// System
module System(
	clk,
	rst,
	mbed,
	select,
	GreenBlueServoOut,
	RedServoOut,
	BinRecycleServoOut,
	RedBlueServoOut,
	GreenOtherServoOut,
	dispenseBlueLED,
	dispenseComplete,
	dispenseGreenLED,
	dispenseRedLED,
	mainState,
	mbedOutput,
	results,
	sortBlueLED,
	sortComplete,
	sortGreenLED,
	sortRedLED
);
input	clk;
input	rst;
input	[6:0] mbed;
input	[0:0] select;
output	GreenBlueServoOut;
output	RedServoOut;
output	BinRecycleServoOut;
output	RedBlueServoOut;
output	GreenOtherServoOut;
output	[0:0] dispenseBlueLED;
output	[0:0] dispenseComplete;
output	[0:0] dispenseGreenLED;
output	[0:0] dispenseRedLED;
output	[4:0] mainState;
output	[2:0] mbedOutput;
output	[2:0] results;
output	[0:0] sortBlueLED;
output	[0:0] sortComplete;
output	[0:0] sortGreenLED;
output	[0:0] sortRedLED;
wire	[1:0] conDispenseColour;
wire	[0:0] conDispenseStart;
wire	[2:0] conSortColour;
wire	[0:0] conSortStart;
wire	[2:0] controllerOutput;
wire	[0:0] dispenseComplete_ALTERA_SYNTHESIZED;
wire	[9:0] mainBinRecycle;
  ...
make LEC_CHECK=0 ABC_AREA=0 CAP_MARGIN=20 CORE_MARGIN=2 CORE_UTILIZATION=72 CTS_CLUSTER_DIAMETER=61 CTS_CLUSTER_SIZE=14 HOLD_SLACK_MARGIN=0.29 PLACE_DENSITY_LB_ADDON=0.12 SETUP_SLACK_MARGIN=0.93 SLEW_MARGIN=20 finish   # period 3.16 ns
run.sh (not shown) runs the stock make flow with config.mk's settings and CLKGATE_MAP_FILE=.
Rerun with:
Settings changed: CTS_CLUSTER_DIAMETER 61 to 354, CTS_CLUSTER_SIZE 14 to 10.
The new run passed the timing, DRC and antenna checks.
Clock power is higher by 9.6%.
Global-route usage went up by 0.60 points.
Fmax goes down by 0.77%.
Clock skew fell by 4.0 ps.
Total power climbs by 4.0%.
Routed wire length rises by 0.97%.
Sequential cell count stays the same.
Via count goes up by 0.75%.
Critical path depth is higher by 5.
Design area went up by 0.80%.
Core utilization rose by 0.64 points.
Rerun with:
Settings changed: CTS_CLUSTER_DIAMETER 354 to 378, CTS_CLUSTER_SIZE 10 to 11.
Result:
- The new run ran to the end with no violations
- worst setup slack gets worse by 11 ps
- clock skew stays flat
- utilization went down by 0.28 points
- power went down by 2.3%
- design area drops by 0.34%
- non-clock buffer count went down by 1
- routed wire length is about the same
Rerun with:
Settings changed: ABC_AREA 0 to unset, CTS_CLUSTER_DIAMETER 378 to unset, CTS_CLUSTER_SIZE 11 to 25, HOLD_SLACK_MARGIN 0.29 to unset, PLACE_DENSITY_LB_ADDON 0.12 to 0.19, SETUP_SLACK_MARGIN 0.93 to 0.76.
Result: Total power goes up by 9.1%. Worst hold slack improves by 9.6 ps. Final cell count goes up by 0.80%. Maximum frequency goes down by 5.0%.

---

## job 4417
Starting RTL as in the previous note.
make LEC_CHECK=0 CAP_MARGIN=0 CELL_PAD_IN_SITES_DETAIL_PLACEMENT=0 CELL_PAD_IN_SITES_GLOBAL_PLACEMENT=2 CORE_MARGIN=4 CORE_UTILIZATION=41 CTS_CLUSTER_DIAMETER=45 GPL_TIMING_DRIVEN=1 PLACE_DENSITY_LB_ADDON=0.21 SLEW_MARGIN=0 finish   # period 3.98 ns
Job 4417: no failed stages, no open violations at the end
Edits applied to the flow inputs when going from job 4417 to job 5356:
# job 4417
export LEC_CHECK = 0
export CAP_MARGIN = 0
export CELL_PAD_IN_SITES_DETAIL_PLACEMENT = 0
export CELL_PAD_IN_SITES_GLOBAL_PLACEMENT = 2
export CORE_MARGIN = 4
export CORE_UTILIZATION = 41
export CTS_CLUSTER_DIAMETER = 45
export GPL_TIMING_DRIVEN = 1
export PLACE_DENSITY_LB_ADDON = 0.21
export SLEW_MARGIN = 0
create_clock -name core_clock -period 3.98 [get_ports {clk}]
# job 5356
export LEC_CHECK = 0
export CAP_MARGIN = 20
export CORE_MARGIN = 2
export CORE_UTILIZATION = 35
export SLEW_MARGIN = 20
create_clock -name core_clock -period 5.68 [get_ports {clk}]
--- outcome ---
- The flow did not stop early for job 5356: all stages ran, and the layout cleared the timing, DRC and antenna checks.
- As of job 5356, wire length had fallen by a few percent compared to job 4417.
- Looking at number of clock buffer instances in the layout across job 5356 and job 4417, the one that comes out higher is job 4417.
- Compared with job 4417, job 5356 shows a higher sequential share of layout area.
- Sort job 5356 and job 4417 by detailed-route wire length on metal 1 desc -> top: job 4417
- Delta (job 5356 minus job 4417): die size higher; clock skew decreased by 0.0035 ns relative to the old numbers; cell area after layout moved down.
- Global-route usage in job 5356 vs job 4417: down 2.6 points
- Job 5356 vs. job 4417: total design power -3.7 mW, via count +99.

---

== run 1 ==
Starting RTL as in the previous note.
==> flow/design.v (excerpt) <==
module System(
	clk,
	rst,
	mbed,
	select,
	GreenBlueServoOut,
	RedServoOut,
	BinRecycleServoOut,
	RedBlueServoOut,
	GreenOtherServoOut,
	dispenseBlueLED,
	dispenseComplete,
	dispenseGreenLED,
	dispenseRedLED,
	mainState,
	mbedOutput,
	results,
	sortBlueLED,
	sortComplete,
	sortGreenLED,
	sortRedLED
);
input	clk;
input	rst;
input	[6:0] mbed;
input	[0:0] select;
output	GreenBlueServoOut;
output	RedServoOut;
output	BinRecycleServoOut;
output	RedBlueServoOut;
output	GreenOtherServoOut;
output	[0:0] dispenseBlueLED;
output	[0:0] dispenseComplete;
output	[0:0] dispenseGreenLED;
output	[0:0] dispenseRedLED;
output	[4:0] mainState;
output	[2:0] mbedOutput;
output	[2:0] results;
output	[0:0] sortBlueLED;
output	[0:0] sortComplete;
output	[0:0] sortGreenLED;
output	[0:0] sortRedLED;
wire	[1:0] conDispenseColour;
wire	[0:0] conDispenseStart;
wire	[2:0] conSortColour;
wire	[0:0] conSortStart;
wire	[2:0] controllerOutput;
wire	[0:0] dispenseComplete_ALTERA_SYNTHESIZED;
wire	[9:0] mainBinRecycle;
wire	[1:0] mainDispenseColour;
wire	[0:0] maindispenseStart;
wire	[9:0] mainGreenBlue;
wire	[9:0] mainGreenOther;
wire	[9:0] mainRed;
wire	[9:0] mainRedBlue;
  ...
export LEC_CHECK = 0
export CAP_MARGIN = 15
export CORE_MARGIN = 2
export CORE_UTILIZATION = 38
export CTS_CLUSTER_SIZE = 18
export GPL_ROUTABILITY_DRIVEN = 1
export PLACE_DENSITY_LB_ADDON = 0.24
export SETUP_SLACK_MARGIN = -0.2
export SLEW_MARGIN = 20
export TNS_END_PERCENT = 90
create_clock -name core_clock -period 3.31 [get_ports {clk}]
[inputs] run 2 vs run 1
Settings: changing CORE_UTILIZATION from 38 to 71; removing TNS_END_PERCENT (formerly 90); removing GPL_ROUTABILITY_DRIVEN (formerly 1); removing SETUP_SLACK_MARGIN (formerly -0.2); removing PLACE_DENSITY_LB_ADDON (formerly 0.24); changing CAP_MARGIN from 15 to 20; changing CTS_CLUSTER_SIZE from 18 to 25; changing the clock period (ns, I/O delays scaled along) from 3.31 to 3.16.
### Flow results
- In the tables for run 1 and run 2, cell-internal power reads lower with run 1.
- Synthesized cell count came out exactly the same in run 1 and run 2.
- Run 1 -> run 2: number of cells on the worst reg-to-reg path delta 0, exact match
### run 2 -> run 3
Settings: CORE_UTILIZATION: 71 -> 72; SLEW_MARGIN: 20 -> 5; PLACE_DENSITY_LB_ADDON: unset -> 0.19; SETUP_SLACK_MARGIN: unset -> 0.93; CTS_CLUSTER_SIZE: 25 -> 10; HOLD_SLACK_MARGIN: unset -> 0.29.
## What came out
- Every run in the comparison, run 3 and run 2, completed the flow with a clean layout.
- Lower count of clock-buffer cells in the layout was reported by run 3, not run 2.
- Length of routed met3 wiring (run 3 / run 2): 1.3
- Relative to run 2, the worst hold slack of run 3 is lower by 18 ps.
- Footprint of the flip-flops and latches: run 2 vs run 3 — no meaningful difference
- Between run 3 and run 2, the difference in clock transition at the register clock pins on the worst setup and hold paths after CTS is negligible.
Inputs modified between run 3 and run 4:
Settings: SETUP_SLACK_MARGIN: 0.93 -> 0.92; CORE_ASPECT_RATIO: unset -> 0.93; PLACE_DENSITY_LB_ADDON: 0.19 -> 0.17; CTS_CLUSTER_DIAMETER: unset -> 378.
## What came out
Cmp run 4 vs run 3: aggregate routed wire length higher in run 4
On initial cell density of the core, run 3 and run 4 are basically level.
Run 4 against run 3: clock latency reported for the late side of the worst-skew pair comparable; sum of internal, switching and leakage power now smaller; worst hold path depth now larger.
Comparing run 3 and run 4, the lower clock buffer count in the final layout was measured on run 4.
Compared run 4 vs run 3, and total via count after detailed routing is down in run 4.
Setup slack in run 4 is smaller than in run 3.
The post-layout instance area of run 3 and that of run 4 are within noise of each other.
Relative to run 3, worst setup timing slack at the placement stage has decreased by 220 ps in run 4.

---

job 9075:
Starting RTL as in the previous note.
==> flow/config.mk <==
export PLATFORM = sky130hd
export DESIGN_NAME = System
export DESIGN_NICKNAME = System
export VERILOG_FILES = /design/flow/design.v
export SDC_FILE = /design/flow/constraint.sdc
export NUM_CORES = 4
export LEC_CHECK = 0
export CAP_MARGIN = 5
export CORE_ASPECT_RATIO = 1.76
export CORE_MARGIN = 2
export CORE_UTILIZATION = 40
export CTS_CLUSTER_DIAMETER = 299
export MAX_ROUTING_LAYER = met4
export SLEW_MARGIN = 20
==> flow/constraint.sdc <==
create_clock -name core_clock -period 4.36 [get_ports {clk}]
set_input_delay 0.8720 -clock core_clock [delete_from_list [all_inputs] [get_ports {clk}]]
set_output_delay 0.8720 -clock core_clock [all_outputs]
set_load 0.01 [all_outputs]
diff inputs: job 9075 => job 8453
Settings: putting ABC_AREA at 1 where nothing was set; clearing MAX_ROUTING_LAYER, which used to be met4; clearing CORE_ASPECT_RATIO, which used to be 1.76; swapping 5 for 20 in CAP_MARGIN; clearing CTS_CLUSTER_DIAMETER, which used to be 299; swapping 40 for 72 in CORE_UTILIZATION; swapping 4.36 for 5.27 in the clock period (ns, I/O delays scaled along).
==> results <==
Taking job 9075 as the reference, in job 8453 share of final layout cell area taken by non-clock buffers fell by 0.44 points; final global-route overflow total stayed essentially flat.
Job 8453 vs. job 9075: global-route usage over all layers up 12 points; maximum number of pins on one net before global-route repair saw an increase; synthesized cell count saw an increase.
Relative to job 8453, the following input files were edited for job 9040:
Settings: ABC_AREA no longer set, was 1; CORE_UTILIZATION now 40, was 72; the clock period (ns, I/O delays scaled along) now 5.68, was 5.27.
==> results <==
Re number of antenna violations at the first check in global routing: job 9040 and job 8453 aren't equal, and the lower value belongs to job 9040.
Final net count ended up 582 lower on job 9040 than on job 8453.
Number of nets at floorplan in job 9040 vs job 8453: down 562
DRC violation total after the first TritonRoute iteration, job 9040 vs job 8453: down by more than half
The final layout from job 9040, which completed every stage, passed the timing, DRC and antenna checks at the end of the flow.
Job 8453 → job 9040: cell area after placement went down by 800 um2; number of well-tap cells placed rose by 255; combinational share of power went down by 2.1 points.
Internal power of the cells delta for job 9040 relative to job 8453: 0.19 mW lower
Relative to job 9040, the following input files were edited for job 6005:
Settings: changing the clock period (ns, I/O delays scaled along) from 5.68 to 10.0.
Notes after the runs:
- On global-route total usage across every layer, job 9040 tracks job 6005 almost exactly.
- Area growth from synthesis to layout of job 6005 is on par with job 9040.
- From job 9040 to job 6005 the numbers moved as follows: number of global-route vias before repair climbed 1.8%, total chip power decreased 44%, total wire length after detailed routing was more or less identical, clock-buffer cell count decreased by 3.2% relative to the old numbers.
- The internal power reported for job 6005 is smaller than that of job 9040 by about 44%.
- Clock power ends up lower on job 6005.
Power figures rest on the tool's default switching activity, not on a simulated workload.
